==> inputs of run G <==
Design top_button_handler, start of the top module:
module top_button_handler(
    input wire clk,
    input wire rst,
    input wire [3:0] btn,                
    input wire [3:0] sw_p,               
    input wire sw_au,                    
    input wire update_money,
    output reg [3:0] seg_0_data,         
    output reg [3:0] seg_1_data,         
    output reg [3:0] seg_2_data,         
    output reg [3:0] seg_3_data,          
    output wire rs, rw, en,
    output reg [3:0] led,
    output wire [7:0] data
);
clock: 33.1 ns
lec_check: 0
abc_area: 0
cap_margin: 20
cell_pad_in_sites_detail_placement: 2
core_margin: 2
core_utilization: 51
gpl_routability_driven: 1
gpl_timing_driven: 1
hold_slack_margin: -0.06
min_routing_layer: met1
place_density_lb_addon: 0.12
setup_slack_margin: 4.52
slew_margin: 25
run.sh (not shown) runs the stock make flow with config.mk's settings and CLKGATE_MAP_FILE=.
==> run M: changes against run G <==
ABC_AREA = 1   (was 0)
CELL_PAD_IN_SITES_DETAIL_PLACEMENT = 1   (was 2)
CELL_PAD_IN_SITES_GLOBAL_PLACEMENT = 2   (was unset)
CORE_ASPECT_RATIO = 0.83   (was unset)
CORE_MARGIN = 3   (was 2)
CORE_UTILIZATION = 31   (was 51)
CTS_CLUSTER_SIZE = 30   (was unset)
GPL_ROUTABILITY_DRIVEN = 0   (was 1)
HOLD_SLACK_MARGIN = unset   (was -0.06)
MAX_ROUTING_LAYER = met5   (was unset)
MIN_ROUTING_LAYER = met2   (was met1)
PLACE_DENSITY_LB_ADDON = 0.13   (was 0.12)
SETUP_SLACK_MARGIN = 2.14   (was 4.52)
SLEW_MARGIN = 20   (was 25)
TNS_END_PERCENT = 70   (was unset)
==> flow/constraint.sdc (replaced) <==
create_clock -name core_clock -period 32.1 [get_ports {clk}]
set_input_delay 6.4200 -clock core_clock [delete_from_list [all_inputs] [get_ports {clk}]]
set_output_delay 6.4200 -clock core_clock [all_outputs]
set_load 0.01 [all_outputs]
==> run K: changes against run G <==
ABC_AREA = unset   (was 0)
CELL_PAD_IN_SITES_DETAIL_PLACEMENT = unset   (was 2)
CORE_UTILIZATION = 65   (was 51)
CTS_CLUSTER_DIAMETER = 267   (was unset)
GPL_ROUTABILITY_DRIVEN = unset   (was 1)
GPL_TIMING_DRIVEN = unset   (was 1)
HOLD_SLACK_MARGIN = unset   (was -0.06)
MIN_ROUTING_LAYER = unset   (was met1)
PLACE_DENSITY_LB_ADDON = unset   (was 0.12)
SETUP_SLACK_MARGIN = unset   (was 4.52)
SLEW_MARGIN = 20   (was 25)
==> flow/constraint.sdc (replaced) <==
create_clock -name core_clock -period 15.0 [get_ports {clk}]
set_input_delay 3.0000 -clock core_clock [delete_from_list [all_inputs] [get_ports {clk}]]
set_output_delay 3.0000 -clock core_clock [all_outputs]
set_load 0.01 [all_outputs]
==> qor summary <==
metric	run G	run K	run M
Result of the run	aborted with a tool error	complete, but fails checks	finished clean
Failing step	detailed placement (3_5_place_dp)	-	-
Violated checks	-	setup timing	-
Final hold slack	-	377.4 ps	381.5 ps
HPWL after detailed placement	-	80750 um	100000 um
Area share of the leading cell type in the synthesized netlist	0.2964	0.2964	0.2962
Sequential cell area in the final layout	-	0.01185 mm2	0.01184 mm2
Simple share	0.2066	0.2066	0.3524
Top layer reached by signal wires	-	met4	met5
Tally of clock buffers in the finished layout	-	74	79
Layout-stage area growth over the synthesis result	-	25.73%	10.45%
Antenna diode count	-	1	6
End of the critical path	-	led[1]	led[0]
Number of well-tap cells placed	-	765	1593
Final sequential cell count	-	474	474


==> xenon: inputs <==
Starting RTL as in the previous note.
make LEC_CHECK=0 ABC_AREA=1 CAP_MARGIN=20 CELL_PAD_IN_SITES_GLOBAL_PLACEMENT=0 CORE_ASPECT_RATIO=1.07 CORE_MARGIN=2 CORE_UTILIZATION=70 CTS_CLUSTER_DIAMETER=375 CTS_CLUSTER_SIZE=16 GPL_ROUTABILITY_DRIVEN=0 GPL_TIMING_DRIVEN=1 MAX_ROUTING_LAYER=met5 SETUP_SLACK_MARGIN=-0.95 SLEW_MARGIN=20 TNS_END_PERCENT=90 finish   # period 13.8 ns
==> pepper (differences from xenon) <==
Settings changed: ABC_AREA 1 to 0, CORE_ASPECT_RATIO 1.07 to 0.83, CORE_UTILIZATION 70 to 72, CTS_CLUSTER_DIAMETER 375 to not set, CTS_CLUSTER_SIZE 16 to 24, PLACE_DENSITY_LB_ADDON set to 0.13, SETUP_SLACK_MARGIN -0.95 to not set.
==> flow/constraint.sdc (replaced) <==
create_clock -name core_clock -period 9.97 [get_ports {clk}]
set_input_delay 1.9940 -clock core_clock [delete_from_list [all_inputs] [get_ports {clk}]]
set_output_delay 1.9940 -clock core_clock [all_outputs]
set_load 0.01 [all_outputs]
==> garnet (differences from xenon) <==
Settings changed: ABC_AREA 1 to not set, CELL_PAD_IN_SITES_GLOBAL_PLACEMENT 0 to not set, CORE_ASPECT_RATIO 1.07 to not set, CORE_MARGIN 2 to 10, CORE_UTILIZATION 70 to 40, CTS_CLUSTER_DIAMETER 375 to 109, CTS_CLUSTER_SIZE 16 to not set, GPL_ROUTABILITY_DRIVEN 0 to not set, GPL_TIMING_DRIVEN 1 to not set, HOLD_SLACK_MARGIN set to -0.09, MAX_ROUTING_LAYER met5 to not set, PLACE_DENSITY_LB_ADDON set to 0.14, SETUP_SLACK_MARGIN -0.95 to not set, TNS_END_PERCENT 90 to not set.
==> flow/constraint.sdc (replaced) <==
create_clock -name core_clock -period 25.5 [get_ports {clk}]
set_input_delay 5.1000 -clock core_clock [delete_from_list [all_inputs] [get_ports {clk}]]
set_output_delay 5.1000 -clock core_clock [all_outputs]
set_load 0.01 [all_outputs]
==> results <==
	xenon	garnet	pepper
Total standard cell area after synthesis	38,300 sq um	38,200 sq um	38,200 sq um
Sort of element at the start of the critical path	flip-flop	flip-flop	-
Logic share of the area	0.521	0.597	-
Drc violations	0	0	-
Critical path capture point	led[3]	led[1]	-
Part of the cycle the worst path needs	1.15	0.913	-
Result of the run	failed layout checks	complete, no violations	did not finish
Stage where the flow stopped	-	-	global routing
Reasons for failing layout checks	negative setup slack	-	-
Yosys-reported design area after synthesis	38,300 sq um	38,200 sq um	38,200 sq um
Comb. cell area	23,400 sq um	24,800 sq um	-
Hold path startpoint	db1.sync[0]	db1.sync[0]	-
Multi-input gates	3,934	3,738	-
Final hold viol count	0	0	-
Post-synthesis share of cell area spent on and, or, nand and nor gates	0.352	0.207	0.207
Summed negative setup slack over all endpoints	-25.00 ns	0 ns	-
Relative slew margins	0.342	0.254	-
Iteration count of the initial detailed-routing pass	8	5	-
Post-CTS setup-driven buffer insertion count	22	0	104
Inverters	759	179	-
Worst Setup Slack, final	-2.11 ns	2.22 ns	-
Ys cells	5,311	4,642	4,642
Reg-to-Reg Start	counter[27]	counter[24]	-
Cell at the slowest stage of the critical path	sky130_fd_sc_hd__dfrtp_1	sky130_fd_sc_hd__a221oi_2	-
Routed via count	37,900	34,000	-
Worst Path Buf+Inv	20	0	-


==> inputs of exp/nickel <==
==> flow/design.v <==
`timescale 1ns / 1ps
module button_debounce(
    input clk,
    input rst,
    input button_in,
    output reg button_flag
);
    reg [1:0] sync;           
    reg stable_state;         
    reg [19:0] counter;       
    localparam DEBOUNCE_TIME = 20'd125;    
    always @(posedge clk or posedge rst) begin
        if (rst) begin
            sync <= 2'b11;
            stable_state <= 1'b1;
            button_flag <= 1'b0;
            counter <= 20'd0;
        end else begin
            sync[1] <= sync[0];
            sync[0] <= button_in;
            if (sync[0] == sync[1]) begin
                if (sync[0] != stable_state) begin
                    if (counter == DEBOUNCE_TIME) begin
                        stable_state <= sync[0];
                        if (stable_state == 1'b0) begin
                            button_flag <= 1'b1;
                        end
                    end else begin
                        counter <= counter + 1;
                    end
                end else begin
                    counter <= 0;
                    button_flag <= 1'b0;
                end
            end else begin
                counter <= 0;
            end
        end
    end
endmodule
`timescale 1ns / 1ps
    module LCD_display(
        input clk,
        input rst,
        input update,               
        input [3:0] sw_p,
        input [127:0] line1,        
        input [127:0] line2,        
        input flag_counter,
        output reg rs,
        output reg rw,
        output reg en,
        output reg [7:0] data
    );
        reg [3:0] state;
        reg [27:0] delay_counter;
        reg [4:0] char_index;  
        localparam INIT        = 4'd0;
        localparam DISPLAY_ON  = 4'd1;
        localparam CLEAR_ON    = 4'd2;
        localparam SET_CURSOR1 = 4'd3;
        localparam WRITE_LINE1 = 4'd4;
        localparam SET_CURSOR2 = 4'd5;
        localparam WRITE_LINE2 = 4'd6;
        localparam IDLE        = 4'd7;
        localparam CHECK_UPDATE = 4'd8;  
        always @(posedge clk or posedge rst) begin
            if (rst) begin
                rs <= 0; rw <= 0; en <= 0;
                data <= 8'b0;
                state <= INIT;
                delay_counter <= 0;
                char_index <= 0;
            end else begin
                delay_counter <= delay_counter + 1;
                case (state)
                    INIT: begin
                        if (delay_counter <= 5) begin
                            en <= 1; rs <= 0; rw <= 0; data <= 8'b00111000;  
                        end else if (delay_counter < 10) begin
                            en <= 0;
                        end else begin
                            delay_counter <= 0;
                            state <= DISPLAY_ON;
                        end
                    end
                    DISPLAY_ON: begin
                        if (delay_counter <= 5) begin
                            en <= 1; rs <= 0; rw <= 0; data <= 8'b00001100;  
                        end else if (delay_counter < 10) begin
                            en <= 0;
                        end else begin
                            delay_counter <= 0;
                            state <= CLEAR_ON;
                        end
                    end
                    CLEAR_ON: begin
                        if (delay_counter <= 5) begin
                            en <= 1; rs <= 0; rw <= 0; data <= 8'b00000001;  
                        end else if (delay_counter < 10) begin
                            en <= 0;
                        end else begin
                            delay_counter <= 0;
                            state <= SET_CURSOR1;
                        end
                    end
                    SET_CURSOR1: begin
                        if (delay_counter <= 5) begin
                            en <= 1; rs <= 0; rw <= 0; data <= 8'b10000000;  
                        end else if (delay_counter < 10) begin
                            en <= 0;
                        end else begin
                            delay_counter <= 0;
                            state <= WRITE_LINE1;
                        end
                    end
                    WRITE_LINE1: begin
                        if (char_index < 16) begin
                            if (delay_counter <= 5) begin
                                en <= 1; rs <= 1; rw <= 0; data <= (line1 >> (8 * (15 - char_index))) & 8'hFF;  
                            end else if (delay_counter < 10) begin
                                en <= 0;
                            end else begin
                                delay_counter <= 0;
                                char_index <= char_index + 1;
                            end
                        end else begin
                            delay_counter <= 0;
                            char_index <= 0;
                            state <= SET_CURSOR2;
                        end
                    end
                    SET_CURSOR2: begin
                        if (delay_counter <= 5) begin
                            en <= 1; rs <= 0; rw <= 0; data <= 8'b11000000;  
                        end else if (delay_counter < 10) begin
                            en <= 0;
                        end else begin
                            delay_counter <= 0;
                            state <= WRITE_LINE2;
                        end
                    end
                    WRITE_LINE2: begin
                        if (char_index < 16) begin
                            if (delay_counter <= 5) begin
                                en <= 1; rs <= 1; rw <= 0; data <= (line2 >> (8 * (15 - char_index))) & 8'hFF;  
                            end else if (delay_counter < 10) begin
                                en <= 0;
                            end else begin
                                delay_counter <= 0;
                                char_index <= char_index + 1;
                            end
                        end else begin
                            delay_counter <= 0;
                            char_index <= 0;
                            state <= IDLE;
                        end
                    end
                    IDLE: begin
                        en <= 0;
                        if (update || sw_p[0] || sw_p[1] || sw_p[2] || sw_p[3]) begin
                            state <= CHECK_UPDATE;
                            delay_counter <= 0;
                        end
                        else if (!update || !sw_p[0] || !sw_p[2] || !sw_p[3]) begin
                            state <= CHECK_UPDATE;
                            delay_counter <= 0;
                        end
                    end
                    CHECK_UPDATE: begin
                       if(delay_counter >= 1250) begin
                         state <= CLEAR_ON;
                         delay_counter <= 0;
                        end
                    end
                endcase
            end
        end
    endmodule
`timescale 1ns / 1ps
module top_button_handler(
    input wire clk,
    input wire rst,
    input wire [3:0] btn,                
    input wire [3:0] sw_p,               
    input wire sw_au,                    
    input wire update_money,
    output reg [3:0] seg_0_data,         
    output reg [3:0] seg_1_data,         
    output reg [3:0] seg_2_data,         
    output reg [3:0] seg_3_data,          
    output wire rs, rw, en,
    output reg [3:0] led,
    output wire [7:0] data
);
    localparam SHOW_TIME = 62500;        
    localparam SHOW_STEP = 12500;        
    reg [7:0] product_count_ready[4:0];  
    reg [7:0] money;                
    reg [7:0] price[4:0];               
    reg [7:0] price_to_pay;                
    reg [7:0] unit;                
    reg [7:0] dozen;                
    reg [7:0] product_count_current;       
    reg [7:0] selected_product;            
    reg [3:0] flag_led;
    integer i;                           
    reg [127:0] lcd_line1;               
    reg [127:0] lcd_line2;                
    reg [31:0] counter;
    reg [1:0] flag_counter;
    reg [7:0] count_down;
    reg [7:0] pcc_n;                     
    reg [7:0] ptp_n;                     
    reg [7:0] unit_n;
    reg [7:0] dozen_n;
    reg [7:0] pcr_n;                     
    wire btn0_flag, btn1_flag, btn2_flag, btn3_flag;
    button_debounce db0 (.clk(clk), .rst(rst), .button_in(btn[0]), .button_flag(btn0_flag));
    button_debounce db1 (.clk(clk), .rst(rst), .button_in(btn[1]), .button_flag(btn1_flag));
    button_debounce db2 (.clk(clk), .rst(rst), .button_in(btn[2]), .button_flag(btn2_flag));
    button_debounce db3 (.clk(clk), .rst(rst), .button_in(btn[3]), .button_flag(btn3_flag));
    LCD_display lcd_inst (
        .clk(clk),
        .rst(rst),
        .line1(lcd_line1),
        .line2(lcd_line2),
        .rs(rs),
        .rw(rw),
        .en(en),
        .data(data),
        .update(sw_au),
        .sw_p(sw_p),
        .flag_counter(flag_counter[0])
    );
    always @(posedge clk) begin
        case (sw_p)
            4'b0001: begin
                selected_product <= 8'd0;  
                flag_led <= 4'b0001;
            end
            4'b0010: begin
                selected_product <= 8'd1;  
                flag_led <= 4'b0010;
            end
            4'b0100: begin
                selected_product <= 8'd2;  
                flag_led <= 4'b0100;
            end
            4'b1000: begin
                selected_product <= 8'd3;  
                flag_led <= 4'b1000;
            end
            4'b0000: begin
                selected_product <= 8'd4;
                flag_led <= 4'b0000;
            end
            default: begin
                selected_product <= 8'd5;  
                flag_led <= 4'b0000;
            end
        endcase
    end
    always @(posedge clk or posedge rst) begin
        if (rst) begin
            money <= 8'd0;
            price[0] <= 8'd0;  
            price[1] <= 8'd0;  
            price[2] <= 8'd0;  
            price[3] <= 8'd0;  
            price[4] <= 8'd0;  
            counter <= 32'd0;
            flag_counter <= 2'd0;
            product_count_current <= 8'd0;
            price_to_pay <= 8'd0;
            count_down <= 8'd0;
            unit <= 8'd0;
            dozen <= 8'd0;
            for (i = 0; i <= 4; i = i + 1) begin
                product_count_ready[i] <= 8'd0;  
            end
            lcd_line1 <= 128'd0;
            lcd_line2 <= 128'd0;
            seg_0_data <= 4'd0;
            seg_1_data <= 4'd0;
            seg_2_data <= 4'd0;
            seg_3_data <= 4'd0;
            led <= 4'd0;
            pcc_n = 8'd0;
            ptp_n = 8'd0;
            unit_n = 8'd0;
            dozen_n = 8'd0;
            pcr_n = 8'd0;
        end else begin
            pcc_n = product_count_current;
            ptp_n = price_to_pay;
            unit_n = unit;
            dozen_n = dozen;
            pcr_n = 8'd0;
            seg_0_data <= money % 10;
            seg_1_data <= (money / 10) % 10;
            seg_2_data <= (money / 100) % 10;
            seg_3_data <= (money / 1000) % 10;
            if (sw_au == 0) begin
                if (selected_product != 4 && selected_product != 5) begin
                    pcr_n = product_count_ready[selected_product];
                    if(flag_counter == 1) begin
                         lcd_line1 <= {8'h20, 8'h20, 8'h20, 8'h20, 8'h53, 8'h55, 8'h43, 8'h43, 8'h45, 8'h53, 8'h53, 8'h21, 8'h20, 8'h20, 8'h20, 8'h20};
                         lcd_line2 <= {8'h20, 8'h20, 8'h20, 8'h20, 8'h20, 8'h20, 8'h20, 8'h36 - count_down, 8'h20, 8'h20, 8'h20, 8'h20, 8'h20, 8'h20, 8'h20, 8'h20};
                         if(counter < SHOW_TIME) begin
                            if (counter % SHOW_STEP == 0) begin
                                count_down <= count_down + 1;
                                if (led != 4'b0000)
                                    led <= 4'b0000;
                                else led <= flag_led;
                            end
                            counter <= counter + 1;
                         end else begin
                            counter <= 0;
                            flag_counter <= 0;
                            count_down <= 0;
                            led <= 4'b0000;
                         end
                    end else if (flag_counter == 2) begin
                        lcd_line1 <= {8'h4E, 8'h4F, 8'h54, 8'h20, 8'h45, 8'h4E, 8'h4F, 8'h55, 8'h47, 8'h48, 8'h20, 8'h4D, 8'h4F, 8'h4E, 8'h45, 8'h59};
                        lcd_line2 <= {8'h20, 8'h20, 8'h20, 8'h20, 8'h20, 8'h20, 8'h20, 8'h36 - count_down, 8'h20, 8'h20, 8'h20, 8'h20, 8'h20, 8'h20, 8'h20, 8'h20};
                        if(counter < SHOW_TIME) begin
                             if (counter % SHOW_STEP == 0)
                               count_down <= count_down + 1;
                            counter <= counter + 1;
                         end else begin
                            counter <= 0;
                            flag_counter <= 0;
                            count_down <= 0;
                         end
                       end
                    if (btn0_flag) begin
                        if (pcc_n < 9 && pcc_n < pcr_n)
                            pcc_n = pcc_n + 1;
                        ptp_n = price[selected_product] * pcc_n;
                        unit_n = ptp_n % 10;
                        dozen_n = ptp_n / 10;
                    end
                    if (btn1_flag) begin
                        if (pcc_n > 0)
                            pcc_n = pcc_n - 1;
                        ptp_n = price[selected_product] * pcc_n;
                        unit_n = ptp_n % 10;
                        dozen_n = ptp_n / 10;
                    end
                    if (btn2_flag && pcr_n > 0) begin
                         if (money >= ptp_n && pcc_n > 0) begin
                             money <= money - ptp_n;
                             pcr_n = pcr_n - pcc_n;
                             product_count_ready[selected_product] <= pcr_n;
                             pcc_n = 0;
                             ptp_n = 0;
                             unit_n = 0;
                             dozen_n = 0;
                             flag_counter <= 1;
                         end
                         else if (pcc_n > 0) flag_counter <= 2;
                    end
                    if (flag_counter == 0) begin
                        lcd_line1 <= {8'h52, 8'h65, 8'h61, 8'h64, 8'h79, 8'h3A, 8'h30 + pcr_n,   
                                     8'h20, 8'h50, 8'h72, 8'h69, 8'h63, 8'h65, 8'h3A, 8'h30 + price[selected_product], 8'h20};   
                        if (ptp_n < 10) begin
                            lcd_line2 <= {8'h43, 8'h6F, 8'h75, 8'h6E, 8'h74, 8'h3A, 8'h30 + pcc_n,   
                                        8'h20, 8'h50, 8'h72, 8'h69, 8'h63, 8'h65, 8'h3A, 8'h30 + ptp_n, 8'h20};   
                        end
                        else begin
                            lcd_line2 <= {8'h43, 8'h6F, 8'h75, 8'h6E, 8'h74, 8'h3A, 8'h30 + pcc_n,   
                                        8'h20, 8'h50, 8'h72, 8'h69, 8'h63, 8'h65, 8'h3A, 8'h30 + dozen_n , 8'h30 + unit_n};   
                        end
                    end
                end
                else if(selected_product == 4) begin  
                    if (btn0_flag && money < 9995) money <= money + 5;
                    if (btn1_flag && money < 9990) money <= money + 10;
                    if (btn2_flag) money <= 0;
                    lcd_line1 <= {8'h50, 8'h31, 8'h3A, 8'h30 + price[0], 8'h24, 8'h5F, 8'h30 + product_count_ready[0],  
                                 8'h20, 8'h20,
                                 8'h50, 8'h32, 8'h3A, 8'h30 + price[1], 8'h24, 8'h5F, 8'h30 + product_count_ready[1]};   
                    lcd_line2 <= {8'h50, 8'h33, 8'h3A, 8'h30 + price[2], 8'h24, 8'h5F, 8'h30 + product_count_ready[2],  
                                 8'h20, 8'h20,
                                 8'h50, 8'h34, 8'h3A, 8'h30 + price[3], 8'h24, 8'h5F, 8'h30 + product_count_ready[3]};   
                end
                else if(selected_product == 5) begin  
                    lcd_line1 <= {8'h4F, 8'h4E, 8'h4C, 8'h59, 8'h5F, 8'h31, 8'h5F, 8'h53, 8'h57, 8'h49, 8'h54, 8'h43, 8'h48, 8'h5F, 8'h4F, 8'h4E};
                    lcd_line2 <= {8'h20, 8'h20, 8'h20, 8'h20, 8'h20, 8'h20, 8'h20,
                                 8'h20, 8'h20, 8'h20, 8'h20, 8'h20, 8'h20, 8'h20, 8'h20, 8'h20};
                end
            end else begin
                 pcc_n = 8'd0;
                 ptp_n = 8'd0;
                if (selected_product != 4 && selected_product != 5) begin
                    if (btn0_flag) begin
                        if (price[selected_product] < 9)
                            price[selected_product] <= price[selected_product] + 1;
                    end
                    else if (btn1_flag) begin
                         if (price[selected_product] > 1)
                            price[selected_product] <= price[selected_product] - 1;
                    end
                    else if (btn2_flag) begin
                        if (product_count_ready[selected_product] < 9) begin
                            product_count_ready[selected_product] <= product_count_ready[selected_product] + 1;
                        end
                    end
                    else if (btn3_flag) begin
                        price[selected_product] <= 0;
                        product_count_ready[selected_product] <= 0;
                    end
                    lcd_line1 <= {8'h20, 8'h20, 8'h41, 8'h44, 8'h4D, 8'h49, 8'h4E, 8'h20, 8'h4D, 8'h4F, 8'h44, 8'h45, 8'h20, 8'h31 + selected_product, 8'h20, 8'h20};
                    lcd_line2 <= {8'h50, 8'h72, 8'h69, 8'h63, 8'h65, 8'h3A, 8'h30 + price[selected_product], 8'h24,  
                                  8'h20, 8'h20, 8'h20,  
                                  8'h4E, 8'h75, 8'h6D, 8'h3A, 8'h30 + product_count_ready[selected_product]};  
                end
                 else begin
                     lcd_line1 <= {8'h20, 8'h20, 8'h41, 8'h44, 8'h4D, 8'h49, 8'h4E,
                                   8'h20, 8'h4D, 8'h4F, 8'h44, 8'h45, 8'h20, 8'h20, 8'h20, 8'h20};
                     lcd_line2 <= {8'h20, 8'h20, 8'h20, 8'h20, 8'h20, 8'h20, 8'h20,
                                   8'h20, 8'h20, 8'h20, 8'h20, 8'h20, 8'h20, 8'h20, 8'h20, 8'h20};
                 end
            end
            product_count_current <= pcc_n;
            price_to_pay <= ptp_n;
            unit <= unit_n;
            dozen <= dozen_n;
        end
    end
endmodule
==> flow/run.sh <==
#!/bin/bash
# the make line also repeats each setting of config.mk as NAME=value (left out here)
make -C /OpenROAD-flow-scripts/flow DESIGN_CONFIG=/design/flow/config.mk WORK_HOME=/design/flow/orfs CLKGATE_MAP_FILE= finish
==> flow/config.mk <==
export PLATFORM = sky130hd
export DESIGN_NAME = top_button_handler
export DESIGN_NICKNAME = top_button_handler
export VERILOG_FILES = /design/flow/design.v
export SDC_FILE = /design/flow/constraint.sdc
export NUM_CORES = 4
export LEC_CHECK = 0
export ABC_AREA = 1
export CAP_MARGIN = 20
export CORE_MARGIN = 2
export CORE_UTILIZATION = 70
export CTS_CLUSTER_DIAMETER = 379
export CTS_CLUSTER_SIZE = 21
export SLEW_MARGIN = 20
==> flow/constraint.sdc <==
create_clock -name core_clock -period 15.3 [get_ports {clk}]
set_input_delay 3.0600 -clock core_clock [delete_from_list [all_inputs] [get_ports {clk}]]
set_output_delay 3.0600 -clock core_clock [all_outputs]
set_load 0.01 [all_outputs]
==> inputs of exp/ember, as changes to exp/nickel <==
CTS_CLUSTER_SIZE = 90   (was 21)
==> inputs of exp/violet, as changes to exp/nickel <==
ABC_AREA = 0   (was 1)
CAP_MARGIN = 5   (was 20)
CELL_PAD_IN_SITES_DETAIL_PLACEMENT = 1   (was unset)
CELL_PAD_IN_SITES_GLOBAL_PLACEMENT = 0   (was unset)
CORE_ASPECT_RATIO = 0.83   (was unset)
CORE_MARGIN = 3   (was 2)
CORE_UTILIZATION = 31   (was 70)
CTS_CLUSTER_DIAMETER = 62   (was 379)
CTS_CLUSTER_SIZE = 79   (was 21)
GPL_ROUTABILITY_DRIVEN = 1   (was unset)
GPL_TIMING_DRIVEN = 0   (was unset)
HOLD_SLACK_MARGIN = -0.02   (was unset)
MAX_ROUTING_LAYER = met4   (was unset)
MIN_ROUTING_LAYER = met1   (was unset)
PLACE_DENSITY_LB_ADDON = 0.13   (was unset)
SETUP_SLACK_MARGIN = 2.14   (was unset)
TNS_END_PERCENT = 70   (was unset)
==> flow/constraint.sdc (replaced) <==
create_clock -name core_clock -period 32.1 [get_ports {clk}]
set_input_delay 6.4200 -clock core_clock [delete_from_list [all_inputs] [get_ports {clk}]]
set_output_delay 6.4200 -clock core_clock [all_outputs]
set_load 0.01 [all_outputs]
==> qor summary <==
quantity                                            exp/violet                  exp/ember                                                             exp/nickel
Highest signal layer in the routed design                 met4                          -                                                                   met5
Skew-Pair Late Insertion Delay                         0.66 ns                          -                                                                0.63 ns
Worst setup path start                             counter[29]                          -                                                            counter[26]
Fraction of area in multi-input gates                    0.580                          -                                                                  0.531
Largest incremental delay on the critical path         0.70 ns                          -                                                                1.37 ns
Post-DR wirelength/cell                                22.1 um                          -                                                                22.5 um
Cycle use final                                          0.704                          -                                                                   1.45
Aggregate negative setup slack                            0 ns                          -                                                              -81.04 ns
Final Max-Slew Violation Tally                               0                          -                                                                      2
Area of placed instances                            40,800 um2                 42,600 um2                                                             42,600 um2
Crit Path Category                                  reg -> reg                          -                                                             reg -> reg
Run status                                      finished clean  aborted with a tool error                                               finished with violations
Failing step                                                 -                    5_1_grt                                                                      -
Violated checks                                              -                          -  max-capacitance violations, max-slew violations, negative setup slack
Count of sequential standard cells                         474                          -                                                                    474
